[flow/run.sh]
#!/bin/bash
# the make line also repeats each setting of config.mk as NAME=value (left out here)
make -C /OpenROAD-flow-scripts/flow DESIGN_CONFIG=/design/flow/config.mk WORK_HOME=/design/flow/orfs CLKGATE_MAP_FILE= finish
[flow/config.mk]
export PLATFORM = sky130hd
export DESIGN_NAME = isc_cpu_top
export DESIGN_NICKNAME = isc_cpu_top
export VERILOG_FILES = /design/flow/design.v
export SDC_FILE = /design/flow/constraint.sdc
export NUM_CORES = 4
export LEC_CHECK = 0
export CAP_MARGIN = 20
export CORE_MARGIN = 2
export CORE_UTILIZATION = 66
export MAX_ROUTING_LAYER = met4
export PLACE_DENSITY = 0.6
export SLEW_MARGIN = 20
export TNS_END_PERCENT = 5
[flow/constraint.sdc]
create_clock -name core_clock -period 24.5 [get_ports {clk_i}]
set_input_delay 4.9000 -clock core_clock [delete_from_list [all_inputs] [get_ports {clk_i}]]
set_output_delay 4.9000 -clock core_clock [all_outputs]
set_load 0.01 [all_outputs]
[flow/design.v]
module rom
(
     clk_i
    ,rst_i
    ,pc_i
    ,w_rom_data_i
    ,w_rom_addr_i
    ,en_w_rom_i
    ,inst_o
);
    input clk_i;
    input rst_i;
    input [15:0] pc_i;
    input [31:0] w_rom_data_i;
    input [15:0] w_rom_addr_i;
    input en_w_rom_i; 
    output reg [31:0] inst_o;
reg [31:0] ROM[31:0];
integer row;
always @(posedge clk_i) begin
    if (rst_i == 1'b1) begin
        inst_o <= 32'b00010001010000000000000000000000;
        for(row = 0; row <= 31; row = row + 1)
            ROM[row] <= 32'b00010001010000000000000000000000;
    end
    else if (en_w_rom_i == 1'b1) begin
        inst_o <= 32'b00010001000000000000000000000000;
        ROM[w_rom_addr_i[4:0]] <= w_rom_data_i;
    end
    else begin
        inst_o <= ROM[pc_i[4:0]];
    end
end
endmodule
module ram
(
     clk_i
    ,rst_i
    ,en_w_ram_i
    ,w_ram_data_i
    ,w_ram_addr_i
    ,r_ram_addr_i
    ,r_ram_data_o
);
    input clk_i;
    input rst_i;
    input en_w_ram_i;
    input [7:0] w_ram_data_i;
    input [15:0] w_ram_addr_i;
    input [15:0] r_ram_addr_i;
    output reg [7:0] r_ram_data_o;
reg [7:0] RAM[31:0];
integer row;
always @(posedge clk_i) begin
    if (rst_i == 1'b1) begin
        r_ram_data_o <= 0;
        for(row = 0; row <= 31; row = row + 1)
            RAM[row] <= 0;
    end
    else if (en_w_ram_i == 1'b1) begin
        r_ram_data_o <= 0;
        RAM[w_ram_addr_i[4:0]] <= w_ram_data_i;
    end
    else begin
        r_ram_data_o <= RAM[r_ram_addr_i[4:0]];
    end
end
endmodule
module register
(
     clk_i
    ,rst_i
    ,en_w_reg_i
    ,w_reg_data_1_i
    ,w_reg_data_2_i
    ,w_reg_addr_1_i
    ,w_reg_addr_2_i
    ,r_reg_addr_1_i
    ,r_reg_addr_2_i
    ,r_reg_addr_3_i
    ,r_reg_addr_4_i
    ,r_reg_data_1_o
    ,r_reg_data_2_o
    ,r_reg_data_3_o
    ,r_reg_data_4_o
    ,reg_watcher_o
);
    input clk_i;
    input rst_i;
    input en_w_reg_i;
    input [7:0] w_reg_data_1_i;
    input [7:0] w_reg_data_2_i;
    input [4:0] w_reg_addr_1_i;
    input [4:0] w_reg_addr_2_i;
    input [4:0] r_reg_addr_1_i;
    input [4:0] r_reg_addr_2_i;
    input [4:0] r_reg_addr_3_i;
    input [4:0] r_reg_addr_4_i;
    output reg [7:0] r_reg_data_1_o;
    output reg [7:0] r_reg_data_2_o;
    output reg [7:0] r_reg_data_3_o;
    output reg [7:0] r_reg_data_4_o;
    output wire [7:0] reg_watcher_o;
reg [7:0] REG[31:0];  
integer row;
always @(posedge clk_i) begin
    if (rst_i == 1'b1) begin
        r_reg_data_1_o <= 0;
        r_reg_data_2_o <= 0;
        r_reg_data_3_o <= 0;
        r_reg_data_4_o <= 0;
        for(row = 0; row <= 31; row = row + 1)
            REG[row] <= 0;
    end
    else if (en_w_reg_i == 1'b1) begin
        r_reg_data_1_o <= 0;
        r_reg_data_2_o <= 0;
        r_reg_data_3_o <= 0;
        r_reg_data_4_o <= 0;
        REG[w_reg_addr_1_i] <= w_reg_data_1_i;
        REG[w_reg_addr_2_i] <= w_reg_data_2_i;
    end
    else begin
        r_reg_data_1_o <= REG[r_reg_addr_1_i];
        r_reg_data_2_o <= REG[r_reg_addr_2_i];
        r_reg_data_3_o <= REG[r_reg_addr_3_i];
        r_reg_data_4_o <= REG[r_reg_addr_4_i];
    end
end
assign reg_watcher_o = REG[5'd22];
endmodule
module inst_mode
(
     clk_i
    ,rst_i
    ,mode_sel_i
    ,imm_inst_i
    ,rom_inst_i
    ,inst_o
);
    input clk_i;
    input rst_i;
    input mode_sel_i;
    input [31:0] imm_inst_i;
    input [31:0] rom_inst_i;
    output [31:0] inst_o;
reg [1:0] bubble_counter;
always @(posedge clk_i) begin
    if (rst_i == 1'b1) begin
        bubble_counter <= 0;
    end
    else if(mode_sel_i == 1'b1) begin
        if (bubble_counter == 3) begin
            bubble_counter <= 0;
        end
        else begin
            bubble_counter <= bubble_counter + 1;
        end
    end
    else begin
        bubble_counter <= 0;
    end
end
assign inst_o = (bubble_counter == 0)?((mode_sel_i)?rom_inst_i:imm_inst_i):32'b00010001000000000000000000000000;
endmodule
module decode
(
     inst_i
    ,alu_o
    ,pc_o
    ,reg_o
    ,imm_o
    ,mem_o
    ,reg_addr_1_o
    ,reg_addr_2_o
    ,reg_addr_3_o
    ,reg_addr_4_o
    ,ram_addr_o
    ,imm_data_1_o
    ,imm_data_2_o
    ,npu_ram_addr_o
    ,npu_w_reg_addr_o
);
    input [31:0] inst_i;
    output [7:0] alu_o;
    output [1:0] pc_o;
    output [1:0] reg_o;
    output imm_o;
    output mem_o;
    output [4:0] reg_addr_1_o;
    output [4:0] reg_addr_2_o;
    output [4:0] reg_addr_3_o;
    output [4:0] reg_addr_4_o;
    output [15:0] ram_addr_o;
    output [7:0] imm_data_1_o;
    output [7:0] imm_data_2_o;
    output [7:0] npu_ram_addr_o;
    output [4:0] npu_w_reg_addr_o;
function [4:0] reg_addr_1;
    input [31:0] inst_i;
    case(inst_i[19])
        1'b1: begin
            case(inst_i[31:24])
                8'b00000001: reg_addr_1 = inst_i[9:5];
                8'b00000010: reg_addr_1 = inst_i[9:5];
                8'b00000101: reg_addr_1 = inst_i[9:5];
                8'b00000110: reg_addr_1 = inst_i[9:5];
                8'b00000111: reg_addr_1 = inst_i[9:5];
                8'b00001000: reg_addr_1 = inst_i[9:5];
                8'b00001001: reg_addr_1 = inst_i[9:5];
                8'b00001010: reg_addr_1 = inst_i[9:5];
                default: reg_addr_1 = 8'b00000000;
            endcase
        end
        1'b0: begin
            case(inst_i[31:24])
                8'b00000001: reg_addr_1 = inst_i[17:13];
                8'b00000010: reg_addr_1 = inst_i[17:13];
                8'b00000011: reg_addr_1 = inst_i[17:13];
                8'b00000100: reg_addr_1 = inst_i[17:13];
                8'b00000101: reg_addr_1 = inst_i[17:13];
                8'b00000110: reg_addr_1 = inst_i[17:13];
                8'b00000111: reg_addr_1 = inst_i[17:13];
                8'b00001000: reg_addr_1 = inst_i[17:13];
                8'b00001001: reg_addr_1 = inst_i[17:13];
                8'b00001010: reg_addr_1 = inst_i[17:13];            
                8'b00001011: reg_addr_1 = inst_i[17:13];
                8'b00001101: reg_addr_1 = inst_i[17:13];
                8'b00001110: reg_addr_1 = inst_i[17:13];
                8'b00001111: reg_addr_1 = inst_i[17:13];
                8'b00010000: reg_addr_1 = inst_i[17:13];
                8'b00010001: reg_addr_1 = 8'b00000000;
                8'b00010010:  reg_addr_1 = 5'd27;
                default: reg_addr_1 = 8'b00000000;
            endcase
        end
        default: reg_addr_1 = 8'b00000000;
    endcase
endfunction
function [4:0] reg_addr_2;
    input [31:0] inst_i;
    case(inst_i[19])
        1'b1: begin
            case(inst_i[31:24])
                8'b00000001: reg_addr_2 = inst_i[4:0];
                8'b00000010: reg_addr_2 = inst_i[4:0];
                8'b00000101: reg_addr_2 = inst_i[4:0];
                8'b00000110: reg_addr_2 = inst_i[4:0];
                8'b00001000: reg_addr_2 = inst_i[4:0];
                8'b00001001: reg_addr_2 = inst_i[4:0];
                default: reg_addr_2 = 8'b00000000;
            endcase
        end
        1'b0: begin
            case(inst_i[31:24])
                8'b00000001: reg_addr_2 = inst_i[12:8];
                8'b00000010: reg_addr_2 = inst_i[12:8];
                8'b00000011: reg_addr_2 = inst_i[12:8];
                8'b00000100: reg_addr_2 = inst_i[12:8];
                8'b00000101: reg_addr_2 = inst_i[12:8];
                8'b00000110: reg_addr_2 = inst_i[12:8];
                8'b00000111: reg_addr_2 = inst_i[12:8];
                8'b00001000: reg_addr_2 = inst_i[12:8];
                8'b00001001: reg_addr_2 = inst_i[12:8];
                8'b00001010: reg_addr_2 = inst_i[12:8];            
                8'b00001011: reg_addr_2 = inst_i[12:8];
                8'b00001101: reg_addr_2 = inst_i[12:8];
                8'b00001110: reg_addr_2 = inst_i[12:8];
                8'b00001111: reg_addr_2 = inst_i[12:8];
                8'b00010000: reg_addr_2 = inst_i[12:8];
                8'b00010001: reg_addr_2 = 8'b00000000;
                default: reg_addr_2 = 8'b00000000;
            endcase
        end
        default: reg_addr_2 = 8'b00000000;
    endcase
endfunction
function [4:0] reg_addr_3;
    input [31:0] inst_i;
    case(inst_i[19])
        1'b1: begin
            case(inst_i[31:24])
                default: reg_addr_3 = 8'b00000000;
            endcase
        end
        1'b0: begin
            case(inst_i[31:24])
                8'b00000001: reg_addr_3 = inst_i[7:3];
                8'b00000010: reg_addr_3 = inst_i[7:3];
                8'b00000011: reg_addr_3 = inst_i[7:3];
                8'b00000100: reg_addr_3 = 5'd24;
                8'b00000101: reg_addr_3 = inst_i[7:3];
                8'b00000110: reg_addr_3 = inst_i[7:3];
                8'b00001000: reg_addr_3 = inst_i[7:3];
                8'b00001001: reg_addr_3 = inst_i[7:3];           
                8'b00001011: reg_addr_3 = inst_i[7:3];
                8'b00001110: reg_addr_3 = 5'd30;
                8'b00001111: reg_addr_3 = 5'd30;
                8'b00010000: reg_addr_3 = inst_i[7:3];
                8'b00010001: reg_addr_3 = 8'b00000000;
                default: reg_addr_3 = 8'b00000000;
            endcase
        end
        default: reg_addr_3 = 8'b00000000;
    endcase
endfunction
function [4:0] reg_addr_4;
    input [31:0] inst_i;
    case(inst_i[19])
        1'b1: begin
            case(inst_i[31:24])
                default: reg_addr_4 = 8'b00000000;
            endcase
        end
        1'b0: begin
            case(inst_i[31:24])
                8'b00000100: reg_addr_4 = 5'd23;
                8'b00001110: reg_addr_4 = 5'd29;
                8'b00001111: reg_addr_4 = 5'd29;
                8'b00010001: reg_addr_4 = 8'b00000000;
                default: reg_addr_4 = 8'b00000000;
            endcase
        end
        default: reg_addr_4 = 8'b00000000;
    endcase
endfunction
function [7:0] imm_data_1;
    input [31:0]inst_i;
    case(inst_i[19])
        1'b1: begin
            case(inst_i[31:24])
                8'b00000001: imm_data_1 = inst_i[17:10];
                8'b00000010: imm_data_1 = inst_i[17:10];
                8'b00000101: imm_data_1 = inst_i[17:10];
                8'b00000110: imm_data_1 = inst_i[17:10];
                8'b00000111: imm_data_1 = inst_i[17:10];
                8'b00001000: imm_data_1 = inst_i[17:10];
                8'b00001001: imm_data_1 = inst_i[17:10];
                8'b00001010: imm_data_1 = inst_i[17:10];
                8'b00001100: imm_data_1 = inst_i[17:10];
                default: imm_data_1 = 8'b00000000;
            endcase
        end
        1'b0: begin
            case(inst_i[31:24])
                default: imm_data_1 = 8'b00000000;
            endcase
        end
        default: imm_data_1 = 8'b00000000;
    endcase
endfunction
function [7:0] imm_data_2;
    input [31:0]inst_i;
    case(inst_i[19])
        1'b1: begin
            case(inst_i[31:24])
                8'b00001100: imm_data_2 = inst_i[9:2];
                default: imm_data_2 = 8'b00000000;
            endcase
        end
        1'b0: begin
            case(inst_i[31:24])
                default: imm_data_2 = 8'b00000000;
            endcase
        end
        default: imm_data_2 = 8'b00000000;
    endcase
endfunction
assign alu_o = inst_i[31:24];
assign pc_o = inst_i[23:22];
assign reg_o = inst_i[21:20];
assign imm_o = inst_i[19];
assign mem_o = inst_i[18];
assign reg_addr_1_o = reg_addr_1(inst_i);
assign reg_addr_2_o = reg_addr_2(inst_i);
assign reg_addr_3_o = reg_addr_3(inst_i);
assign reg_addr_4_o = reg_addr_4(inst_i);
assign ram_addr_o = (alu_o == 8'b00001100)?inst_i[17:2]:8'b00000000;
assign imm_data_1_o = imm_data_1(inst_i);
assign imm_data_2_o = imm_data_2(inst_i);
assign npu_ram_addr_o = inst_i[17:10];
assign npu_w_reg_addr_o = inst_i[9:5];
endmodule
module inst_buffer
(
     clk_i
    ,rst_i
    ,alu_i
    ,pc_i
    ,reg_i
    ,imm_i
    ,mem_i
    ,reg_addr_1_i
    ,reg_addr_2_i
    ,reg_addr_3_i
    ,reg_addr_4_i
    ,ram_addr_i
    ,imm_data_1_i
    ,imm_data_2_i
    ,npu_ram_addr_i
    ,npu_w_reg_addr_i
    ,alu_o
    ,pc_o
    ,reg_o
    ,imm_o
    ,mem_o
    ,reg_addr_1_o
    ,reg_addr_2_o
    ,reg_addr_3_o
    ,reg_addr_4_o
    ,ram_addr_o
    ,imm_data_1_o
    ,imm_data_2_o
    ,npu_ram_addr_o
    ,npu_w_reg_addr_o
);
    input clk_i;
    input rst_i;
    input [7:0] alu_i;
    input [1:0] pc_i;
    input [1:0] reg_i;
    input imm_i;
    input mem_i;
    input [4:0] reg_addr_1_i;
    input [4:0] reg_addr_2_i;
    input [4:0] reg_addr_3_i;
    input [4:0] reg_addr_4_i;
    input [15:0] ram_addr_i;
    input [7:0] imm_data_1_i;
    input [7:0] imm_data_2_i;
    input [7:0] npu_ram_addr_i;
    input [4:0] npu_w_reg_addr_i;
    output reg [7:0] alu_o;
    output reg [1:0] pc_o;
    output reg [1:0] reg_o;
    output reg imm_o;
    output reg mem_o;
    output reg [4:0] reg_addr_1_o;
    output reg [4:0] reg_addr_2_o;
    output reg [4:0] reg_addr_3_o;
    output reg [4:0] reg_addr_4_o;
    output reg [15:0] ram_addr_o;
    output reg [7:0] imm_data_1_o;
    output reg [7:0] imm_data_2_o;
    output reg [7:0] npu_ram_addr_o;
    output reg [4:0] npu_w_reg_addr_o;
always @(posedge clk_i) begin
    if (rst_i == 1'b1) begin
        alu_o <= 0;
        pc_o <= 0;
        reg_o <= 0;
        imm_o <= 0;
        mem_o <= 0;
        reg_addr_1_o <= 0;
        reg_addr_2_o <= 0;
        reg_addr_3_o <= 0;
        reg_addr_4_o <= 0;
        ram_addr_o <= 0;
        npu_ram_addr_o <= 0;
        npu_w_reg_addr_o <= 0;
    end
    else begin
        alu_o <= alu_i;
        pc_o <= pc_i;
        reg_o <= reg_i;
        imm_o <= imm_i;
        mem_o <= mem_i;
        reg_addr_1_o <= reg_addr_1_i;
        reg_addr_2_o <= reg_addr_2_i;
        reg_addr_3_o <= reg_addr_3_i;
        reg_addr_4_o <= reg_addr_4_i;
        ram_addr_o <= ram_addr_i;
        imm_data_1_o <= imm_data_1_i;
        imm_data_2_o <= imm_data_2_i;
        npu_ram_addr_o <= npu_ram_addr_i;
        npu_w_reg_addr_o <= npu_w_reg_addr_i;
    end
end
endmodule
module alu
(
     clk_i
    ,rst_i
    ,mode_sel_i
    ,alu_i
    ,pc_i
    ,reg_i
    ,imm_i
    ,mem_i
    ,reg_addr_1_i
    ,reg_addr_2_i
    ,reg_addr_3_i
    ,reg_addr_4_i
    ,ram_addr_i
    ,imm_data_1_i
    ,imm_data_2_i
    ,r_ram_data_i
    ,r_reg_data_1_i
    ,r_reg_data_2_i
    ,r_reg_data_3_i
    ,r_reg_data_4_i
    ,r_pc_data_i
    ,en_w_reg_o
    ,en_w_ram_o
    ,w_ram_data_o
    ,w_ram_addr_o
    ,w_reg_data_1_o
    ,w_reg_data_2_o
    ,w_reg_addr_1_o
    ,w_reg_addr_2_o
    ,w_pc_data_o
);
    input clk_i;
    input rst_i;
    input mode_sel_i;
    input [7:0] alu_i;
    input [1:0] pc_i;
    input [1:0] reg_i;
    input imm_i;
    input mem_i;
    input [4:0] reg_addr_1_i;
    input [4:0] reg_addr_2_i;
    input [4:0] reg_addr_3_i;
    input [4:0] reg_addr_4_i;
    input [15:0] ram_addr_i;
    input [7:0] imm_data_1_i;
    input [7:0] imm_data_2_i;
    input [7:0] r_ram_data_i;
    input [7:0] r_reg_data_1_i;
    input [7:0] r_reg_data_2_i;
    input [7:0] r_reg_data_3_i;
    input [7:0] r_reg_data_4_i;
    input [15:0] r_pc_data_i;
    output reg en_w_reg_o;
    output reg en_w_ram_o;
    output reg [7:0] w_ram_data_o;
    output reg [15:0] w_ram_addr_o;
    output reg [7:0] w_reg_data_1_o;
    output reg [7:0] w_reg_data_2_o;
    output reg [4:0] w_reg_addr_1_o;
    output reg [4:0] w_reg_addr_2_o;
    output reg [15:0] w_pc_data_o;
wire [15:0] mul_imm_rslt;
wire [15:0] mul_reg_rslt;
wire [15:0] div_rslt;
assign mul_imm_rslt = r_reg_data_1_i * imm_data_1_i;
assign mul_reg_rslt = r_reg_data_1_i * r_reg_data_2_i;
assign div_rslt = ({r_reg_data_1_i, r_reg_data_2_i} == 16'd0) ? 16'hFFFF :
                  {r_reg_data_3_i, r_reg_data_4_i}/{r_reg_data_1_i, r_reg_data_2_i};
always @(posedge clk_i) begin
    if (rst_i == 1'b1) begin
        en_w_reg_o <= 0;
        en_w_ram_o <= 0;
        w_ram_data_o <= 0;
        w_ram_addr_o <= 0;
        w_reg_data_1_o <= 0;
        w_reg_data_2_o <= 0;
        w_reg_addr_1_o <= 0;
        w_reg_addr_2_o <= 0;
        w_pc_data_o <= 0;
    end
    else begin
        case(alu_i)
            8'b00000001: begin
                if (imm_i == 1'b1) begin
                    if (imm_data_1_i[7] == 1 && r_reg_data_1_i[7] == 1) begin
                        w_reg_addr_1_o <= reg_addr_2_i;
                        w_reg_addr_2_o <= 5'd26;
                        w_reg_data_1_o <= imm_data_1_i + r_reg_data_1_i;
                        w_reg_data_2_o <= 8'b11111111;
                    end
                    else begin
                        w_reg_addr_1_o <= reg_addr_2_i;
                        w_reg_addr_2_o <= 5'd26;
                        w_reg_data_1_o <= imm_data_1_i + r_reg_data_1_i;
                        w_reg_data_2_o <= 8'b00000000;
                    end
                end
                else begin
                    if (r_reg_data_2_i[7] == 1 && r_reg_data_1_i[7] == 1) begin
                        w_reg_addr_1_o <= reg_addr_3_i;
                        w_reg_addr_2_o <= 5'd26;
                        w_reg_data_1_o <= r_reg_data_2_i + r_reg_data_1_i;
                        w_reg_data_2_o <= 8'b11111111;
                    end
                    else begin
                        w_reg_addr_1_o <= reg_addr_3_i;
                        w_reg_addr_2_o <= 5'd26;
                        w_reg_data_1_o <= r_reg_data_2_i + r_reg_data_1_i;
                        w_reg_data_2_o <= 8'b00000000;
                    end
                end
                en_w_reg_o <= 1;
                en_w_ram_o <= 0;
                w_ram_data_o <= 0;
                w_ram_addr_o <= 0;
                if (mode_sel_i == 1'b0) begin
                    w_pc_data_o <= r_pc_data_i;
                end
                else begin
                    if (r_pc_data_i >= 31) begin
                        w_pc_data_o <= 0;
                    end
                    else begin
                        w_pc_data_o <= r_pc_data_i + 1;
                    end
                end
            end
            8'b00000010: begin
                if (imm_i == 1'b1) begin
                    w_reg_addr_1_o <= reg_addr_2_i;
                    w_reg_addr_2_o <= 5'd25;
                    w_reg_data_1_o <= r_reg_data_1_i - imm_data_1_i;
                    if (imm_data_1_i <= r_reg_data_1_i) begin
                        w_reg_data_2_o <= 8'b00000000;
                    end
                    else begin
                        w_reg_data_2_o <= 8'b11111111;
                    end
                end
                else begin
                    w_reg_addr_1_o <= reg_addr_3_i;
                    w_reg_addr_2_o <= 5'd25;
                    w_reg_data_1_o <= r_reg_data_1_i - r_reg_data_2_i;
                    if (r_reg_data_2_i <= r_reg_data_1_i) begin
                        w_reg_data_2_o <= 8'b00000000;
                    end
                    else begin
                        w_reg_data_2_o <= 8'b11111111;
                    end
                end
                en_w_reg_o <= 1;
                en_w_ram_o <= 0;
                w_ram_data_o <= 0;
                w_ram_addr_o <= 0;
                if (mode_sel_i == 1'b0) begin
                    w_pc_data_o <= r_pc_data_i;
                end
                else begin
                    if (r_pc_data_i >= 31) begin
                        w_pc_data_o <= 0;
                    end
                    else begin
                        w_pc_data_o <= r_pc_data_i + 1;
                    end
                end
            end
            8'b00000011: begin
                if (imm_i == 1'b1) begin
                    w_reg_addr_1_o <= 5'd24;
                    w_reg_addr_2_o <= 5'd23;
                    w_reg_data_1_o <= mul_imm_rslt[15:8];
                    w_reg_data_2_o <= mul_imm_rslt[7:0];
                end
                else begin
                    w_reg_addr_1_o <= 5'd24;
                    w_reg_addr_2_o <= 5'd23;
                    w_reg_data_1_o <= mul_reg_rslt[15:8];
                    w_reg_data_2_o <= mul_reg_rslt[7:0];
                end
                en_w_reg_o <= 1;
                en_w_ram_o <= 0;
                w_ram_data_o <= 0;
                w_ram_addr_o <= 0;
                if (mode_sel_i == 1'b0) begin
                    w_pc_data_o <= r_pc_data_i;
                end
                else begin
                    if (r_pc_data_i >= 31) begin
                        w_pc_data_o <= 0;
                    end
                    else begin
                        w_pc_data_o <= r_pc_data_i + 1;
                    end
                end
            end
            8'b00000100: begin
                if (imm_i == 1'b1) begin
                    en_w_reg_o <= 0;
                    en_w_ram_o <= 0;
                    w_ram_data_o <= 0;
                    w_ram_addr_o <= 0;
                    w_reg_data_1_o <= 0;
                    w_reg_data_2_o <= 0;
                    w_reg_addr_1_o <= 0;
                    w_reg_addr_2_o <= 0;
                end
                else begin
                    w_reg_addr_1_o <= 5'd24;
                    w_reg_addr_2_o <= 5'd23;
                    w_reg_data_1_o <= div_rslt[15:8];
                    w_reg_data_2_o <= div_rslt[7:0];
                end
                en_w_reg_o <= 1;
                en_w_ram_o <= 0;
                w_ram_data_o <= 0;
                w_ram_addr_o <= 0;
                if (mode_sel_i == 1'b0) begin
                    w_pc_data_o <= r_pc_data_i;
                end
                else begin
                    if (r_pc_data_i >= 31) begin
                        w_pc_data_o <= 0;
                    end
                    else begin
                        w_pc_data_o <= r_pc_data_i + 1;
                    end
                end
            end
            8'b00000101: begin
                if (imm_i == 1'b1) begin
                    w_reg_addr_1_o <= reg_addr_2_i;
                    w_reg_data_1_o <= imm_data_1_i & r_reg_data_1_i;
                end
                else begin
                    w_reg_addr_1_o <= reg_addr_3_i;
                    w_reg_data_1_o <= r_reg_data_2_i & r_reg_data_1_i;
                end
                w_reg_addr_2_o <= 5'd0;
                w_reg_data_2_o <= 8'b00000000;
                en_w_reg_o <= 1;
                en_w_ram_o <= 0;
                w_ram_data_o <= 0;
                w_ram_addr_o <= 0;
                if (mode_sel_i == 1'b0) begin
                    w_pc_data_o <= r_pc_data_i;
                end
                else begin
                    if (r_pc_data_i >= 31) begin
                        w_pc_data_o <= 0;
                    end
                    else begin
                        w_pc_data_o <= r_pc_data_i + 1;
                    end
                end
            end
            8'b00000110: begin
                if (imm_i == 1'b1) begin
                    w_reg_addr_1_o <= reg_addr_2_i;
                    w_reg_data_1_o <= imm_data_1_i | r_reg_data_1_i;
                end
                else begin
                    w_reg_addr_1_o <= reg_addr_3_i;
                    w_reg_data_1_o <= r_reg_data_2_i | r_reg_data_1_i;
                end
                w_reg_addr_2_o <= 5'd0;
                w_reg_data_2_o <= 8'b00000000;
                en_w_reg_o <= 1;
                en_w_ram_o <= 0;
                w_ram_data_o <= 0;
                w_ram_addr_o <= 0;
                if (mode_sel_i == 1'b0) begin
                    w_pc_data_o <= r_pc_data_i;
                end
                else begin
                    if (r_pc_data_i >= 31) begin
                        w_pc_data_o <= 0;
                    end
                    else begin
                        w_pc_data_o <= r_pc_data_i + 1;
                    end
                end
            end
            8'b00000111: begin
                if (imm_i == 1'b1) begin
                    w_reg_addr_1_o <= reg_addr_1_i;
                    w_reg_data_1_o <= ~ imm_data_1_i;
                end
                else begin
                    w_reg_addr_1_o <= reg_addr_2_i;
                    w_reg_data_1_o <= ~ r_reg_data_1_i;
                end
                w_reg_addr_2_o <= 5'd0;
                w_reg_data_2_o <= 8'b00000000;
                en_w_reg_o <= 1;
                en_w_ram_o <= 0;
                w_ram_data_o <= 0;
                w_ram_addr_o <= 0;
                if (mode_sel_i == 1'b0) begin
                    w_pc_data_o <= r_pc_data_i;
                end
                else begin
                    if (r_pc_data_i >= 31) begin
                        w_pc_data_o <= 0;
                    end
                    else begin
                        w_pc_data_o <= r_pc_data_i + 1;
                    end
                end
            end
            8'b00001000: begin
                if (imm_i == 1'b1) begin
                    w_reg_addr_1_o <= reg_addr_2_i;
                    w_reg_data_1_o <= r_reg_data_1_i >> imm_data_1_i;
                end
                else begin
                    w_reg_addr_1_o <= reg_addr_3_i;
                    w_reg_data_1_o <= r_reg_data_1_i >> r_reg_data_2_i;
                end
                w_reg_addr_2_o <= 5'd0;
                w_reg_data_2_o <= 8'b00000000;
                en_w_reg_o <= 1;
                en_w_ram_o <= 0;
                w_ram_data_o <= 0;
                w_ram_addr_o <= 0;
                if (mode_sel_i == 1'b0) begin
                    w_pc_data_o <= r_pc_data_i;
                end
                else begin
                    if (r_pc_data_i >= 31) begin
                        w_pc_data_o <= 0;
                    end
                    else begin
                        w_pc_data_o <= r_pc_data_i + 1;
                    end
                end
            end
            8'b00001001: begin
                if (imm_i == 1'b1) begin
                    w_reg_addr_1_o <= reg_addr_2_i;
                    w_reg_data_1_o <= r_reg_data_1_i << imm_data_1_i;
                end
                else begin
                    w_reg_addr_1_o <= reg_addr_3_i;
                    w_reg_data_1_o <= r_reg_data_1_i << r_reg_data_2_i;
                end
                w_reg_addr_2_o <= 5'd0;
                w_reg_data_2_o <= 8'b00000000;
                en_w_reg_o <= 1;
                en_w_ram_o <= 0;
                w_ram_data_o <= 0;
                w_ram_addr_o <= 0;
                if (mode_sel_i == 1'b0) begin
                    w_pc_data_o <= r_pc_data_i;
                end
                else begin
                    if (r_pc_data_i >= 31) begin
                        w_pc_data_o <= 0;
                    end
                    else begin
                        w_pc_data_o <= r_pc_data_i + 1;
                    end
                end
            end
            8'b00001010: begin
                if (imm_i == 1'b1) begin
                    w_reg_addr_1_o <= reg_addr_1_i;
                    w_reg_data_1_o <= imm_data_1_i;
                end
                else begin
                    w_reg_addr_1_o <= reg_addr_2_i;
                    w_reg_data_1_o <= r_reg_data_1_i;
                end
                w_reg_addr_2_o <= 5'd0;
                w_reg_data_2_o <= 8'b00000000;
                en_w_reg_o <= 1;
                en_w_ram_o <= 0;
                w_ram_data_o <= 0;
                w_ram_addr_o <= 0;
                if (mode_sel_i == 1'b0) begin
                    w_pc_data_o <= r_pc_data_i;
                end
                else begin
                    if (r_pc_data_i >= 31) begin
                        w_pc_data_o <= 0;
                    end
                    else begin
                        w_pc_data_o <= r_pc_data_i + 1;
                    end
                end
            end
            8'b00001011: begin
                if (imm_i == 1'b1) begin
                    en_w_reg_o <= 0;
                    en_w_ram_o <= 0;
                    w_ram_data_o <= 0;
                    w_ram_addr_o <= 0;
                    w_reg_data_1_o <= 0;
                    w_reg_data_2_o <= 0;
                    w_reg_addr_1_o <= 0;
                    w_reg_addr_2_o <= 0;
                end
                else begin
                    w_reg_addr_1_o <= 5'd0;
                    w_reg_data_1_o <= 8'b00000000;
                    w_reg_addr_2_o <= 5'd0;
                    w_reg_data_2_o <= 8'b00000000;
                    en_w_reg_o <= 0;
                    en_w_ram_o <= 1;
                    w_ram_data_o <= r_reg_data_1_i;
                    w_ram_addr_o <= {r_reg_data_2_i,r_reg_data_3_i};
                end
                if (mode_sel_i == 1'b0) begin
                    w_pc_data_o <= r_pc_data_i;
                end
                else begin
                    if (r_pc_data_i >= 31) begin
                        w_pc_data_o <= 0;
                    end
                    else begin
                        w_pc_data_o <= r_pc_data_i + 1;
                    end
                end
            end
            8'b00001100: begin
                if (imm_i == 1'b1) begin
                    en_w_reg_o <= 1;
                    en_w_ram_o <= 0;
                    w_ram_data_o <= 0;
                    w_ram_addr_o <= 0;
                    w_reg_data_1_o <= r_ram_data_i;
                    w_reg_data_2_o <= 5'd0;
                    w_reg_addr_1_o <= 5'd28;
                    w_reg_addr_2_o <= 8'b00000000;
                end
                else begin
                    en_w_reg_o <= 0;
                    en_w_ram_o <= 0;
                    w_ram_data_o <= 0;
                    w_ram_addr_o <= 0;
                    w_reg_data_1_o <= 0;
                    w_reg_data_2_o <= 0;
                    w_reg_addr_1_o <= 0;
                    w_reg_addr_2_o <= 0;
                end
                if (mode_sel_i == 1'b0) begin
                    w_pc_data_o <= r_pc_data_i;
                end
                else begin
                    if (r_pc_data_i >= 31) begin
                        w_pc_data_o <= 0;
                    end
                    else begin
                        w_pc_data_o <= r_pc_data_i + 1;
                    end
                end
            end
            8'b00001101: begin
                if (imm_i == 1'b1) begin
                    en_w_reg_o <= 0;
                    en_w_ram_o <= 0;
                    w_ram_data_o <= 0;
                    w_ram_addr_o <= 0;
                    w_reg_data_1_o <= 0;
                    w_reg_data_2_o <= 0;
                    w_reg_addr_1_o <= 0;
                    w_reg_addr_2_o <= 0;
                    w_pc_data_o <= r_pc_data_i + 1;
                end
                else begin
                    w_pc_data_o <= {r_reg_data_1_i,r_reg_data_2_i};
                end
            end
            8'b00001110: begin
                if (imm_i == 1'b1) begin
                    en_w_reg_o <= 0;
                    en_w_ram_o <= 0;
                    w_ram_data_o <= 0;
                    w_ram_addr_o <= 0;
                    w_reg_data_1_o <= 0;
                    w_reg_data_2_o <= 0;
                    w_reg_addr_1_o <= 0;
                    w_reg_addr_2_o <= 0;
                    w_pc_data_o <= r_pc_data_i + 1;
                end
                else begin
                    if (r_reg_data_1_i == r_reg_data_2_i) begin
                        w_pc_data_o <= {r_reg_data_3_i,r_reg_data_4_i};
                    end
                    else begin
                        w_pc_data_o <= r_pc_data_i + 1;
                    end
                end
            end
            8'b00001111: begin
                if (imm_i == 1'b1) begin
                    en_w_reg_o <= 0;
                    en_w_ram_o <= 0;
                    w_ram_data_o <= 0;
                    w_ram_addr_o <= 0;
                    w_reg_data_1_o <= 0;
                    w_reg_data_2_o <= 0;
                    w_reg_addr_1_o <= 0;
                    w_reg_addr_2_o <= 0;
                    w_pc_data_o <= r_pc_data_i + 1;
                end
                else begin
                    if (r_reg_data_1_i != r_reg_data_2_i) begin
                        w_pc_data_o <= {r_reg_data_3_i,r_reg_data_4_i};
                    end
                    else begin
                        w_pc_data_o <= r_pc_data_i + 1;
                    end
                end
            end
            8'b00010000: begin
                if (imm_i == 1'b1) begin
                    en_w_reg_o <= 0;
                    w_reg_data_1_o <= 0;
                    w_reg_data_2_o <= 0;
                    w_reg_addr_1_o <= 0;
                    w_reg_addr_2_o <= 0;
                end
                else begin
                    en_w_reg_o <= 1;
                    w_reg_data_1_o <= (r_reg_data_1_i > r_reg_data_2_i)?r_reg_data_1_i:r_reg_data_2_i;
                    w_reg_data_2_o <= (r_reg_data_1_i > r_reg_data_2_i)?8'b11111111:8'b00000000;
                    w_reg_addr_1_o <= r_reg_data_3_i;
                    w_reg_addr_2_o <= 5'd31;
                end
                en_w_ram_o <= 0;
                w_ram_data_o <= 0;
                w_ram_addr_o <= 0;
                if (mode_sel_i == 1'b0) begin
                    w_pc_data_o <= r_pc_data_i;
                end
                else begin
                    if (r_pc_data_i >= 31) begin
                        w_pc_data_o <= 0;
                    end
                    else begin
                        w_pc_data_o <= r_pc_data_i + 1;
                    end
                end
            end
            8'b00010001: begin
                en_w_ram_o <= 0;
                en_w_reg_o <= 0;
                w_ram_data_o <= 0;
                w_ram_addr_o <= 0;
                w_reg_data_1_o <= 0;
                w_reg_data_2_o <= 0;
                w_reg_addr_1_o <= 0;
                w_reg_addr_2_o <= 0;
                if (pc_i == 2'b00 || pc_i == 2'b11 || mode_sel_i == 1'b0) begin
                    w_pc_data_o <= r_pc_data_i;
                end
                else begin
                    if (r_pc_data_i >= 31) begin
                        w_pc_data_o <= 0;
                    end
                    else begin
                        w_pc_data_o <= r_pc_data_i + 1;
                    end
                end
            end
            8'b00010010: begin  
                if (imm_i == 1'b1) begin
                    en_w_reg_o <= 0;
                    en_w_ram_o <= 0;
                    w_ram_data_o <= 0;
                    w_ram_addr_o <= 0;
                    w_reg_data_1_o <= 0;
                    w_reg_data_2_o <= 0;
                    w_reg_addr_1_o <= 0;
                    w_reg_addr_2_o <= 0;
                    if (mode_sel_i == 1'b0) begin
                        w_pc_data_o <= r_pc_data_i;
                    end
                    else begin
                        if (r_pc_data_i >= 31) begin
                            w_pc_data_o <= 0;
                        end
                        else begin
                            w_pc_data_o <= r_pc_data_i + 1;
                        end
                    end
                end
                else begin
                    en_w_reg_o <= 0;
                    en_w_ram_o <= 0;
                    w_ram_data_o <= 0;
                    w_ram_addr_o <= 0;
                    w_reg_data_1_o <= 0;
                    w_reg_data_2_o <= 0;
                    w_reg_addr_1_o <= 0;
                    w_reg_addr_2_o <= 0;
                    if (mode_sel_i == 1'b0) begin
                        w_pc_data_o <= r_pc_data_i;
                    end
                    else begin
                        if (r_pc_data_i >= 31) begin
                            w_pc_data_o <= 0;
                        end
                        else begin
                            w_pc_data_o <= r_pc_data_i + 1;
                        end
                    end
                end
            end
            default: begin
                en_w_ram_o <= 0;
                en_w_reg_o <= 0;
                w_ram_data_o <= 0;
                w_ram_addr_o <= 0;
                w_reg_data_1_o <= 0;
                w_reg_data_2_o <= 0;
                w_reg_addr_1_o <= 0;
                w_reg_addr_2_o <= 0;
                if (mode_sel_i == 1'b0) begin
                    w_pc_data_o <= r_pc_data_i;
                end
                else begin
                    if (r_pc_data_i >= 31) begin
                        w_pc_data_o <= 0;
                    end
                    else begin
                        w_pc_data_o <= r_pc_data_i + 1;
                    end
                end
            end
        endcase
    end
end
endmodule
module isc_cpu_top
(
     clk_i
    ,rst_i
    ,rst_rom_i
    ,mode_sel_i
    ,en_w_rom_i
    ,w_rom_addr_i
    ,w_rom_data_i
    ,instruction_i
    ,reg_watcher_o
    ,pc_o
    ,wb_en_o
    ,wb_addr_1_o
    ,wb_data_1_o
    ,wb_addr_2_o
    ,wb_data_2_o
);
    input clk_i;
    input rst_i;
    input rst_rom_i;
    input mode_sel_i;
    input en_w_rom_i;
    input [15:0] w_rom_addr_i;
    input [31:0] w_rom_data_i;
    input [31:0] instruction_i;
    output [7:0] reg_watcher_o;
    output [15:0] pc_o;
    output wb_en_o;
    output [4:0] wb_addr_1_o;
    output [7:0] wb_data_1_o;
    output [4:0] wb_addr_2_o;
    output [7:0] wb_data_2_o;
wire [15:0] pc_s30;
wire [1:0] pc_sgin_s12;
wire [1:0] pc_sgin_s23;
wire [31:0] rom_inst_s12;
wire [31:0] inst_s12;
wire [7:0] alu_s12;
wire [1:0] reg_s12;
wire imm_s12;
wire mem_s12;
wire [4:0] r_reg_addr_1_s12;
wire [4:0] r_reg_addr_2_s12;
wire [4:0] r_reg_addr_3_s12;
wire [4:0] r_reg_addr_4_s12;
wire [15:0] r_ram_addr_s12;
wire [7:0] imm_data_1_s12;
wire [7:0] imm_data_2_s12;
wire [7:0] npu_ram_addr_s12;
wire [4:0] npu_w_reg_addr_s12;
wire [7:0] alu_s23;
wire [1:0] reg_s23;
wire imm_s23;
wire mem_s23;
wire [4:0] r_reg_addr_1_s23;
wire [4:0] r_reg_addr_2_s23;
wire [4:0] r_reg_addr_3_s23;
wire [4:0] r_reg_addr_4_s23;
wire [15:0] r_ram_addr_s23;
wire [7:0] imm_data_1_s23;
wire [7:0] imm_data_2_s23;
wire [7:0] npu_ram_addr_s23;
wire [4:0] npu_w_reg_addr_s23;
wire [7:0] r_reg_data_1;
wire [7:0] r_reg_data_2;
wire [7:0] r_reg_data_3;
wire [7:0] r_reg_data_4;
wire [7:0] r_ram_data;
wire en_w_reg;
wire en_w_ram;
wire [7:0] w_ram_data;
wire [15:0] w_ram_addr;
wire [7:0] w_reg_data_1;
wire [7:0] w_reg_data_2;
wire [4:0] w_reg_addr_1;
wire [4:0] w_reg_addr_2;
rom rom(
     .clk_i(clk_i)
    ,.rst_i(rst_rom_i)
    ,.pc_i(pc_s30)
    ,.w_rom_data_i(w_rom_data_i)
    ,.w_rom_addr_i(w_rom_addr_i)
    ,.en_w_rom_i(en_w_rom_i)
    ,.inst_o(rom_inst_s12)
);
inst_mode inst_mode(
     .clk_i(clk_i)
    ,.rst_i(rst_i)
    ,.mode_sel_i(mode_sel_i)
    ,.imm_inst_i(instruction_i)
    ,.rom_inst_i(rom_inst_s12)
    ,.inst_o(inst_s12)
);
decode decode(
     .inst_i(inst_s12)
    ,.alu_o(alu_s12)
    ,.pc_o(pc_sgin_s12)
    ,.reg_o(reg_s12)
    ,.imm_o(imm_s12)
    ,.mem_o(mem_s12)
    ,.reg_addr_1_o(r_reg_addr_1_s12)
    ,.reg_addr_2_o(r_reg_addr_2_s12)
    ,.reg_addr_3_o(r_reg_addr_3_s12)
    ,.reg_addr_4_o(r_reg_addr_4_s12)
    ,.ram_addr_o(r_ram_addr_s12)
    ,.imm_data_1_o(imm_data_1_s12)
    ,.imm_data_2_o(imm_data_2_s12)
    ,.npu_ram_addr_o(npu_ram_addr_s12)
    ,.npu_w_reg_addr_o(npu_w_reg_addr_s12)
);
ram ram(
     .clk_i(clk_i)
    ,.rst_i(rst_i)
    ,.en_w_ram_i(en_w_ram)
    ,.w_ram_data_i(w_ram_data)
    ,.w_ram_addr_i(w_ram_addr)
    ,.r_ram_addr_i(r_ram_addr_s12)
    ,.r_ram_data_o(r_ram_data)
);
register register(
     .clk_i(clk_i)
    ,.rst_i(rst_i)
    ,.en_w_reg_i(en_w_reg)
    ,.w_reg_data_1_i(w_reg_data_1)
    ,.w_reg_data_2_i(w_reg_data_2)
    ,.w_reg_addr_1_i(w_reg_addr_1)
    ,.w_reg_addr_2_i(w_reg_addr_2)
    ,.r_reg_addr_1_i(r_reg_addr_1_s12)
    ,.r_reg_addr_2_i(r_reg_addr_2_s12)
    ,.r_reg_addr_3_i(r_reg_addr_3_s12)
    ,.r_reg_addr_4_i(r_reg_addr_4_s12)
    ,.r_reg_data_1_o(r_reg_data_1)
    ,.r_reg_data_2_o(r_reg_data_2)
    ,.r_reg_data_3_o(r_reg_data_3)
    ,.r_reg_data_4_o(r_reg_data_4)
    ,.reg_watcher_o(reg_watcher_o)
);
inst_buffer inst_buffer(
     .clk_i(clk_i)
    ,.rst_i(rst_i)
    ,.alu_i(alu_s12)
    ,.pc_i(pc_sgin_s12)
    ,.reg_i(reg_s12)
    ,.imm_i(imm_s12)
    ,.mem_i(mem_s12)
    ,.reg_addr_1_i(r_reg_addr_1_s12)
    ,.reg_addr_2_i(r_reg_addr_2_s12)
    ,.reg_addr_3_i(r_reg_addr_3_s12)
    ,.reg_addr_4_i(r_reg_addr_4_s12)
    ,.ram_addr_i(r_ram_addr_s12)
    ,.imm_data_1_i(imm_data_1_s12)
    ,.imm_data_2_i(imm_data_2_s12)
    ,.npu_ram_addr_i(npu_ram_addr_s12)
    ,.npu_w_reg_addr_i(npu_w_reg_addr_s12)
    ,.alu_o(alu_s23)
    ,.pc_o(pc_sgin_s23)
    ,.reg_o(reg_s23)
    ,.imm_o(imm_s23)
    ,.mem_o(mem_s23)
    ,.reg_addr_1_o(r_reg_addr_1_s23)
    ,.reg_addr_2_o(r_reg_addr_2_s23)
    ,.reg_addr_3_o(r_reg_addr_3_s23)
    ,.reg_addr_4_o(r_reg_addr_4_s23)
    ,.ram_addr_o(r_ram_addr_s23)
    ,.imm_data_1_o(imm_data_1_s23)
    ,.imm_data_2_o(imm_data_2_s23)
    ,.npu_ram_addr_o(npu_ram_addr_s23)
    ,.npu_w_reg_addr_o(npu_w_reg_addr_s23)
);
alu alu(
     .clk_i(clk_i)
    ,.rst_i(rst_i)
    ,.mode_sel_i(mode_sel_i)
    ,.alu_i(alu_s23)
    ,.pc_i(pc_sgin_s23)
    ,.reg_i(reg_s23)
    ,.imm_i(imm_s23)
    ,.mem_i(mem_s23)
    ,.reg_addr_1_i(r_reg_addr_1_s23)
    ,.reg_addr_2_i(r_reg_addr_2_s23)
    ,.reg_addr_3_i(r_reg_addr_3_s23)
    ,.reg_addr_4_i(r_reg_addr_4_s23)
    ,.ram_addr_i(r_ram_addr_s23)
    ,.imm_data_1_i(imm_data_1_s23)
    ,.imm_data_2_i(imm_data_2_s23)
    ,.r_ram_data_i(r_ram_data)
    ,.r_reg_data_1_i(r_reg_data_1)
    ,.r_reg_data_2_i(r_reg_data_2)
    ,.r_reg_data_3_i(r_reg_data_3)
    ,.r_reg_data_4_i(r_reg_data_4)
    ,.r_pc_data_i(pc_s30)
    ,.en_w_reg_o(en_w_reg)
    ,.en_w_ram_o(en_w_ram)
    ,.w_ram_data_o(w_ram_data)
    ,.w_ram_addr_o(w_ram_addr)
    ,.w_reg_data_1_o(w_reg_data_1)
    ,.w_reg_data_2_o(w_reg_data_2)
    ,.w_reg_addr_1_o(w_reg_addr_1)
    ,.w_reg_addr_2_o(w_reg_addr_2)
    ,.w_pc_data_o(pc_s30)
);
assign pc_o = pc_s30;
assign wb_en_o = en_w_reg;
assign wb_addr_1_o = w_reg_addr_1;
assign wb_data_1_o = w_reg_data_1;
assign wb_addr_2_o = w_reg_addr_2;
assign wb_data_2_o = w_reg_data_2;
endmodule
==> out/results.tsv, run 1 <==
metric	value	unit
run_status	failed layout checks	
so_faults	setup timing	
r2r_start	register.r_reg_data_1_o[0]	
num_rows	137	
setup_viol	1	
seq_area_frac_synth	0.506	
post_synth_main_logic_family	simple AND/OR/NAND/NOR gates	
buffer_ports.inserted	118	
ctsHtreeMaxLevel	4	
period_needed	24520	ps
syn_to_final_growth	13.7	%
globalRoute.totalOverflow	0	
endpoint_kind	flip-flop	
rr_worst_depth	123	
synth_area	92200	um^2
crit_family	AND-OR/OR-AND gates	
flops_out_of_synthesis	1607	
leading_register_cell_type_out_of_synthesis	sky130_fd_sc_hd__edfxtp_1	
cts-root-to-sink-buffers	3	
route.detailed.drc	0	
path_buffers	10	
worst_skew_pair.late_latency	850	ps
cp_slowest_cell	sky130_fd_sc_hd__or4b_4	
drt-vias-per-instance	6.90	
synth-cells-yosys	7887	
clock_tree_root_buffer_cell	sky130_fd_sc_hd__clkbuf_16	
most_repeated_cell_in_the_gate_level_netlist_after_synthesis	sky130_fd_sc_hd__edfxtp_1	
top_area_frac	0.472	
fillCellCount	8868	
fmax	40.8	MHz
timing.critical_path.fanout_max	7	
net_count_after_synthesis	8307	
worst-slew-pin-transition	1280	ps
worst_ep_required_time	25170	ps
warnings	82	
setup.reg_to_reg.worst_slack	-20	ps
chip_area	143000	um^2
drt_pre_antenna_iters	8	
async_reset_ff_frac	0	
ys_sh_adder	0.0516	
max-slew-margin-rel	0.144	
placed_cell_area	97800	um^2
drtAntennaViolNets	0	
number_of_synthesized_flops_with_an_enable_pin	1448	
grt_usage	0.431	
top_level_ports	136	
whs_endpoint	inst_mode.bubble_counter[0]	
synth.cellmix.compoundShare	0.107	
finalCritPeriodShare	1.00	
critPathLaunch	register.r_reg_data_1_o[0]	
gp_congestion	1.03	
worst_setup_hold_path_clk_slew	70	ps
grt_pass1_vias	68900	
setup_total_negative_slack	-15.5	ps
final-max-slew-violation-count	0	
hold_class	reg2reg	
stdcell_area	105000	um^2
synthesis.instances	7887	
core_density_at_floorplan	0.663	
worst_hold_path.num_cells	1	
register_area	46700	um^2
antenna_found_initial	12	
drv_cap	0	
chip_height	378	um
report.final.hold_viol_count	0	
unrepaired_setup_endpoints_after_global_routing	yes	
synth.largest_area_cell	sky130_fd_sc_hd__edfxtp_1	
xor_area_frac	0.0104	
endpoint_of_the_most_critical_setup_path	alu.w_reg_data_2_o[0]	
detail_route.wl_per_cell	29.7	um
routed_wirelength	302000	um
syn_avg_cell_area	11.7	um^2
common_cells	1448 x sky130_fd_sc_hd__edfxtp_1, 1114 x sky130_fd_sc_hd__and2_1, 576 x sky130_fd_sc_hd__nand2_1, 545 x sky130_fd_sc_hd__clkbuf_1, 429 x sky130_fd_sc_hd__mux2i_1	
yosys_stat_area	92200	um^2
grt_max_degree	130	
dr_total_vias	70100	
worstSetupPathDepth	123	
yosys_warnings	7	
tritoncts	done	
mux_share	0.126	
die_w	378	um
yosys.cell_types.count	90	
cp_data_arrival_time	25190	ps
critical_path_class	reg2reg	
numnets_final	8570	
timing.hold.worst.start	inst_mode.bubble_counter[0]	
core-area	139000	um^2
grt_first_pass_wirelength	437000	um
max_stage_delay	520	ps
area.combinational	43800	um^2
timing.clock.skew	52.6	ps
synth-simple-area-share	0.163	
ys_top_cells_by_area	sky130_fd_sc_hd__edfxtp_1 47%, sky130_fd_sc_hd__and2_1 7.6%, sky130_fd_sc_hd__mux4_2 7.2%, sky130_fd_sc_hd__mux2i_1 4.7%, sky130_fd_sc_hd__ha_1 3.5%	
numCtsBuffers	163	
hpwl	191000	um
worst_setup_path_start_kind	flip-flop	
r2r_end	alu.w_reg_data_2_o[0]	
detail_route.iter0.violations	9482	
cts.sink_count	1607	
final.setup.worst_slack	-15.5	ps
## routing by layer
metal,up-vias,routed length (um),GRT usage
met3,1136,33900,0.0983
met4,0,20300,0.244
met2,4633,141000,0.668
met5,-,0,-
met1,34400,106000,0.523
li1,30000,-,-
## stage by stage
step | cells | hold WS, ps | utilization | worst slack, ps
floorplan | 7887 | 428 | - | 0.277
global route | 10200 | 500 | 0.754 | -1020
finish | 10200 | 464 | 0.754 | -15.5
CTS | 10100 | 467 | 0.745 | 20.3
global placement | 9777 | 438 | 0.704 | -947
detailed placement | 9778 | 458 | 0.704 | -1290
## layout make-up
type                            instances  share of cell area
Inverter                              192             0.00700
Clock buffer                          205              0.0412
Clock inverter                         91             0.00915
Timing Repair Buffer                  748              0.0564
Multi-Input combinational cell       5438               0.418
Sequential cell                      1607               0.446
Antenna cell                           13            0.000310
Tap cell                             1876              0.0224
## repair_timing
action | in CTS | in global routing
hold endpoints to repair | 0 | 0
hold buffers | 0 | 0
cloned | 1 | 0
resized | 74 | 157
pin swaps | 62 | 144
endpoints found under the setup margin | 1 | 2
buffers inserted | 32 | 50
==> inputs of run 2 (changes only) <==
Settings changed: ABC_AREA from default to 1, CAP_MARGIN 20 to 30, CELL_PAD_IN_SITES_GLOBAL_PLACEMENT from default to 2, CORE_MARGIN 2 to 8, CORE_UTILIZATION 66 to 40, CTS_CLUSTER_DIAMETER from default to 67, CTS_CLUSTER_SIZE from default to 58, MAX_ROUTING_LAYER met4 to default, MIN_ROUTING_LAYER from default to met1, PLACE_DENSITY 0.6 to default, PLACE_DENSITY_LB_ADDON from default to 0.23, SETUP_SLACK_MARGIN from default to -2.0, SLEW_MARGIN 20 to 15, TNS_END_PERCENT 5 to default.
Clock period 24.5 ns to 59.7 ns, I/O delays scaled along.
==> out/results.tsv, run 2 <==
metric	value	unit	change
fmax	31.7	MHz	-22%
grt_pass1_vias	74100		+7.5%
routed_wirelength	338000	um	+12%
setup_total_negative_slack	0	ps	+15.5 ps
leading_register_cell_type_out_of_synthesis	sky130_fd_sc_hd__edfxtp_1		
async_reset_ff_frac	0		unchanged
numCtsBuffers	114		-30%
grt_max_degree	179		+38%
tritoncts	done		
endpoint_of_the_most_critical_setup_path	alu.w_reg_data_2_o[0]		
timing.clock.skew	64.7	ps	+12.2 ps
yosys.cell_types.count	69		-23%
worst_ep_required_time	60410	ps	+35240 ps
syn_to_final_growth	9.88	%	
cp_data_arrival_time	32220	ps	+7030 ps
worst-slew-pin-transition	1080	ps	-202 ps
ys_sh_adder	0.0528		+0.00122
crit_top_cell	sky130_fd_sc_hd__nand2_1		
synth.cellmix.compoundShare	0.168		+0.0612
max-slew-margin-rel	0.280		+0.136
synth-simple-area-share	0.185		+0.0214
ctsHoldBuffers	0		unchanged
drt-vias-per-instance	5.88		-15%
detail_route.wl_per_cell	25.9	um	-13%
critPathLaunch	register.r_reg_data_1_o[6]		
chip_height	490	um	+30%
timing.critical_path.fanout_max	21		+14
post_synth_main_logic_family	simple AND/OR/NAND/NOR gates		
worst_setup_path_start_kind	flip-flop		
most_repeated_cell_in_the_gate_level_netlist_after_synthesis	sky130_fd_sc_hd__nor2_1		
seq_area_frac_synth	0.518		+0.0119
num_rows	174		+27%
worstSetupPathDepth	184		+50%
post_cts_resized	0		-100%
setup_viol	0		-1
rr_worst_depth	184		+50%
common_cells	2033 x sky130_fd_sc_hd__nor2_1, 1448 x sky130_fd_sc_hd__edfxtp_1, 1431 x sky130_fd_sc_hd__nand2_1, 895 x sky130_fd_sc_hd__o21ai_0, 781 x sky130_fd_sc_hd__inv_1		
report.final.hold_viol_count	0		unchanged
path_buffers	20		+10
max_stage_delay	780	ps	+260 ps
endpoint_kind	flip-flop		
critical_path_class	reg2reg		
yosys_stat_area	90000	um^2	-2.3%
worst_hold_path.num_cells	1		unchanged
route.detailed.drc	0		unchanged
whs_endpoint	inst_mode.bubble_counter[0]		
drt_pre_antenna_iters	6		-2
die_w	490	um	+30%
hold_class	reg2reg		
synth_area	90000	um^2	-2.3%
run_status	complete, no violations		
cts.sink_count	1607		unchanged
cts-root-to-sink-buffers	3		unchanged
number_of_synthesized_flops_with_an_enable_pin	1448		unchanged
crit_family	simple AND/OR/NAND/NOR gates		
yosys_warnings	7		unchanged
syn_avg_cell_area	8.81	um^2	-25%
core-area	224000	um^2	+61%
grt_usage	0.269		-0.162
net_count_after_synthesis	10600		+28%
ys_top_cells_by_area	sky130_fd_sc_hd__edfxtp_1 48%, sky130_fd_sc_hd__nor2_1 8.5%, sky130_fd_sc_hd__nand2_1 6.0%, sky130_fd_sc_hd__o21ai_0 5.0%, sky130_fd_sc_hd__ha_1 3.6%		
xor_area_frac	0.00759		-0.00277
clock_tree_root_buffer_cell	sky130_fd_sc_hd__clkbuf_16		
chip_area	241000	um^2	+69%
globalRoute.totalOverflow	0		unchanged
cp_slowest_cell	sky130_fd_sc_hd__o31ai_1		
r2r_start	register.r_reg_data_1_o[6]		
mux_share	0.000667		-0.125
post_cts_buffers	0		-100%
dr_total_vias	76800		+9.6%
synthesis.instances	10200		+30%
timing.hold.worst.start	inst_mode.bubble_counter[0]		
top_area_frac	0.483		+0.0111
final-max-slew-violation-count	0		unchanged
buffer_ports.inserted	118		unchanged
synth.largest_area_cell	sky130_fd_sc_hd__edfxtp_1		
drtAntennaViolNets	0		unchanged
placement.setup.worst_slack	28060	ps	+29350 ps
unrepaired_setup_endpoints_after_global_routing	no		
finalCritPeriodShare	0.528		-0.473
period_needed	31510	ps	+7000 ps
detail_route.iter0.violations	8699		-8.3%
synth-cells-yosys	10200		+30%
grt_first_pass_wirelength	495000	um	+13%
r2r_end	alu.w_reg_data_2_o[0]		
setup.reg_to_reg.worst_slack	28190	ps	+28200 ps
hpwl	222000	um	+16%
core_density_at_floorplan	0.402		-0.261
antenna_found_initial	3		-9
drv_cap	0		unchanged
flops_out_of_synthesis	1607		unchanged
worst_setup_hold_path_clk_slew	100	ps	+30 ps
final.setup.worst_slack	28190	ps	+28200 ps
top_level_ports	136		unchanged
numnets_final	10400		+21%
warnings	88		+7.3%
worst_skew_pair.late_latency	840	ps	about the same
gp_congestion	0.898		-13%
ctsHtreeMaxLevel	3		-1
run 2: per-stage QoR:
step | instance area (um^2) | hold WS [ps] | instances | util
floorplan | 90000 | 417 | 10200 | -
global placement | 93800 | 426 | 12800 | 0.418
detailed placement | 94600 | 447 | 12800 | 0.422
CTS | 98900 | 457 | 13100 | 0.441
global route | 98900 | 478 | 13100 | 0.441
finish | 98900 | 460 | 13100 | 0.441
run 2: layout make-up:
class                           instances  area, um^2
Fill cell                           21900      125000
Sequential cell                      1607       46700
Multi-Input combinational cell       7041       37400
Tap cell                             2992        3740
Timing Repair Buffer                  380        3710
Inverter                              832        3140
Clock buffer                          121        2890
Clock inverter                         94        1330
Antenna cell                            2        5.00
run 2: metal layers:
layer,track usage,vias to the layer above,wire length (um)
li1,-,35300,-
met1,0.358,37700,141000
met2,0.441,3201,157000
met3,0.0345,662,23400
met4,0.118,2,16400
met5,0,-,13
==> inputs of run 3 (changes only) <==
Settings changed: ABC_AREA 1 to default, CAP_MARGIN 30 to 20, CELL_PAD_IN_SITES_GLOBAL_PLACEMENT 2 to default, CORE_MARGIN 8 to 2, CORE_UTILIZATION 40 to 72, CTS_CLUSTER_DIAMETER 67 to default, CTS_CLUSTER_SIZE 58 to 45, HOLD_SLACK_MARGIN from default to -0.09, MIN_ROUTING_LAYER met1 to default, PLACE_DENSITY from default to 0.66, PLACE_DENSITY_LB_ADDON 0.23 to default, SETUP_SLACK_MARGIN -2.0 to 2.7, SLEW_MARGIN 15 to 20, TNS_END_PERCENT from default to 5.
Clock period 59.7 ns to 19.7 ns, I/O delays scaled along.
==> out/results.tsv, run 3 <==
metric	value	unit	change
routed_wirelength	340000	um	+0.40%
yosys.cell_types.count	90		+30%
drtAntennaViolNets	0		unchanged
synth.largest_area_cell	sky130_fd_sc_hd__edfxtp_1		
setup_total_negative_slack	-9060	ps	-9060 ps
syn_to_final_growth	13.2	%	
post_synth_main_logic_family	simple AND/OR/NAND/NOR gates		
seq_area_frac_synth	0.506		-0.0119
fillCellCount	6504		-70%
timing.clock.skew	50.2	ps	-14.5 ps
worst_hold_path.num_cells	1		unchanged
yosys_warnings	7		unchanged
timing.critical_path.fanout_max	8		-62%
detail_route.iter0.violations	13000		+49%
globalRoute.totalOverflow	0		unchanged
clock_tree_root_buffer_cell	sky130_fd_sc_hd__clkbuf_16		
critPathLaunch	register.r_reg_data_2_o[0]		
hold_class	reg2reg		
cts.sink_count	1607		unchanged
final.setup.worst_slack	-4350	ps	-32540 ps
grt_max_degree	141		-21%
worst_setup_hold_path_clk_slew	60	ps	-40 ps
chip_area	131000	um^2	-46%
gp_congestion	1.09		+21%
final-max-slew-violation-count	0		unchanged
core_density_at_floorplan	0.724		+0.322
warnings	87		-1.1%
drt_pre_antenna_iters	9		+3
tritoncts	done		
crit_family	AND-OR/OR-AND gates		
cp_data_arrival_time	24730	ps	-7490 ps
worst_ep_required_time	20380	ps	-40030 ps
core-area	127000	um^2	-43%
timing.hold.worst.start	inst_mode.bubble_counter[0]		
buffer_ports.inserted	118		unchanged
cts-root-to-sink-buffers	3		unchanged
whs_endpoint	inst_mode.bubble_counter[0]		
path_buffers	10		-50%
grt_usage	0.515		+0.246
setup_viol	3		+3
worstSetupPathDepth	121		-34%
setup.reg_to_reg.worst_slack	-4350	ps	-32540 ps
so_faults	setup timing		
endpoint_kind	flip-flop		
most_repeated_cell_in_the_gate_level_netlist_after_synthesis	sky130_fd_sc_hd__edfxtp_1		
worst_setup_path_start_kind	flip-flop		
grt_first_pass_wirelength	492000	um	-0.69%
numCtsBuffers	158		+39%
async_reset_ff_frac	0		unchanged
synth-cells-yosys	7887		-23%
run_status	failed layout checks		
synthesis.instances	7887		-23%
critical_path_class	reg2reg		
placement.setup.worst_slack	-5210	ps	-33270 ps
max_stage_delay	530	ps	-250 ps
yosys_stat_area	92200	um^2	+2.4%
xor_area_frac	0.0104		+0.00277
area.combinational	43600	um^2	+16%
detail_route.wl_per_cell	34.0	um	+31%
r2r_start	register.r_reg_data_2_o[0]		
ys_top_cells_by_area	sky130_fd_sc_hd__edfxtp_1 47%, sky130_fd_sc_hd__and2_1 7.6%, sky130_fd_sc_hd__mux4_2 7.2%, sky130_fd_sc_hd__mux2i_1 4.7%, sky130_fd_sc_hd__ha_1 3.5%		
endpoint_of_the_most_critical_setup_path	alu.w_reg_data_2_o[0]		
r2r_end	alu.w_reg_data_2_o[0]		
ys_sh_adder	0.0516		-0.00122
antenna_found_initial	15		+12
synth-simple-area-share	0.163		-0.0214
flops_out_of_synthesis	1607		unchanged
unrepaired_setup_endpoints_after_global_routing	yes		
dr_total_vias	76300		-0.74%
worst_hold_slack_after_final_layout	487	ps	+27.8 ps
numnets_final	8604		-17%
chip_height	362	um	-26%
worst-slew-pin-transition	1300	ps	+222 ps
drt-vias-per-instance	7.64		+30%
final_core_util	0.819		+0.378
report.final.hold_viol_count	0		unchanged
common_cells	1448 x sky130_fd_sc_hd__edfxtp_1, 1114 x sky130_fd_sc_hd__and2_1, 576 x sky130_fd_sc_hd__nand2_1, 545 x sky130_fd_sc_hd__clkbuf_1, 429 x sky130_fd_sc_hd__mux2i_1		
crit_top_cell	sky130_fd_sc_hd__a21o_1		
max-slew-margin-rel	0.133		-0.147
drv_cap	0		unchanged
hpwl	199000	um	-10%
grt_pass1_vias	74800		+0.88%
register_area	46700	um^2	about the same
top_level_ports	136		unchanged
top_area_frac	0.472		-0.0111
die_w	362	um	-26%
syn_avg_cell_area	11.7	um^2	+33%
cp_slowest_cell	sky130_fd_sc_hd__or4b_4		
ctsHoldBuffers	0		unchanged
synth.cellmix.compoundShare	0.107		-0.0612
ctsHtreeMaxLevel	4		+1
leading_register_cell_type_out_of_synthesis	sky130_fd_sc_hd__edfxtp_1		
finalCritPeriodShare	1.22		+0.693
fmax	41.6	MHz	+31%
number_of_synthesized_flops_with_an_enable_pin	1448		unchanged
rr_worst_depth	121		-34%
net_count_after_synthesis	8307		-22%
synth_area	92200	um^2	+2.4%
period_needed	24050	ps	-7460 ps
route.detailed.drc	0		unchanged
num_rows	131		-25%
mux_share	0.126		+0.125
worst_skew_pair.late_latency	870	ps	+30 ps
## run 3: routing by layer
metal | up-vias | part of all wire | GRT usage
li1 | 30000 | - | -
met1 | 35800 | 0.31 | 0.619
met2 | 8187 | 0.43 | 0.764
met3 | 2286 | 0.16 | 0.179
met4 | 16 | 0.10 | 0.395
met5 | - | 0.00060 | 0.00629
## run 3: what timing repair did
item	in CTS	in global routing
setup endpoints to repair	5	5
gates cloned	2	0
gates resized	98	28
pin swaps	103	45
buffers inserted	60	12
## run 3: metrics by stage
step / cell area, um^2 / std cells
global route: 104000 / 9972
finish: 104000 / 9983
CTS: 104000 / 9956
detailed placement: 98100 / 9608
global placement: 98100 / 9608
floorplan: 92700 / 7887
## run 3: cell type report
type / count / area share
Inverter: 192 / 0.00704
Sequential cell: 1607 / 0.448
Timing Repair Buffer: 785 / 0.0590
Multi-Input combinational cell: 5440 / 0.417
Clock inverter: 85 / 0.00863
Antenna cell: 11 / 0.000264
Clock buffer: 201 / 0.0402
Tap cell: 1662 / 0.0199
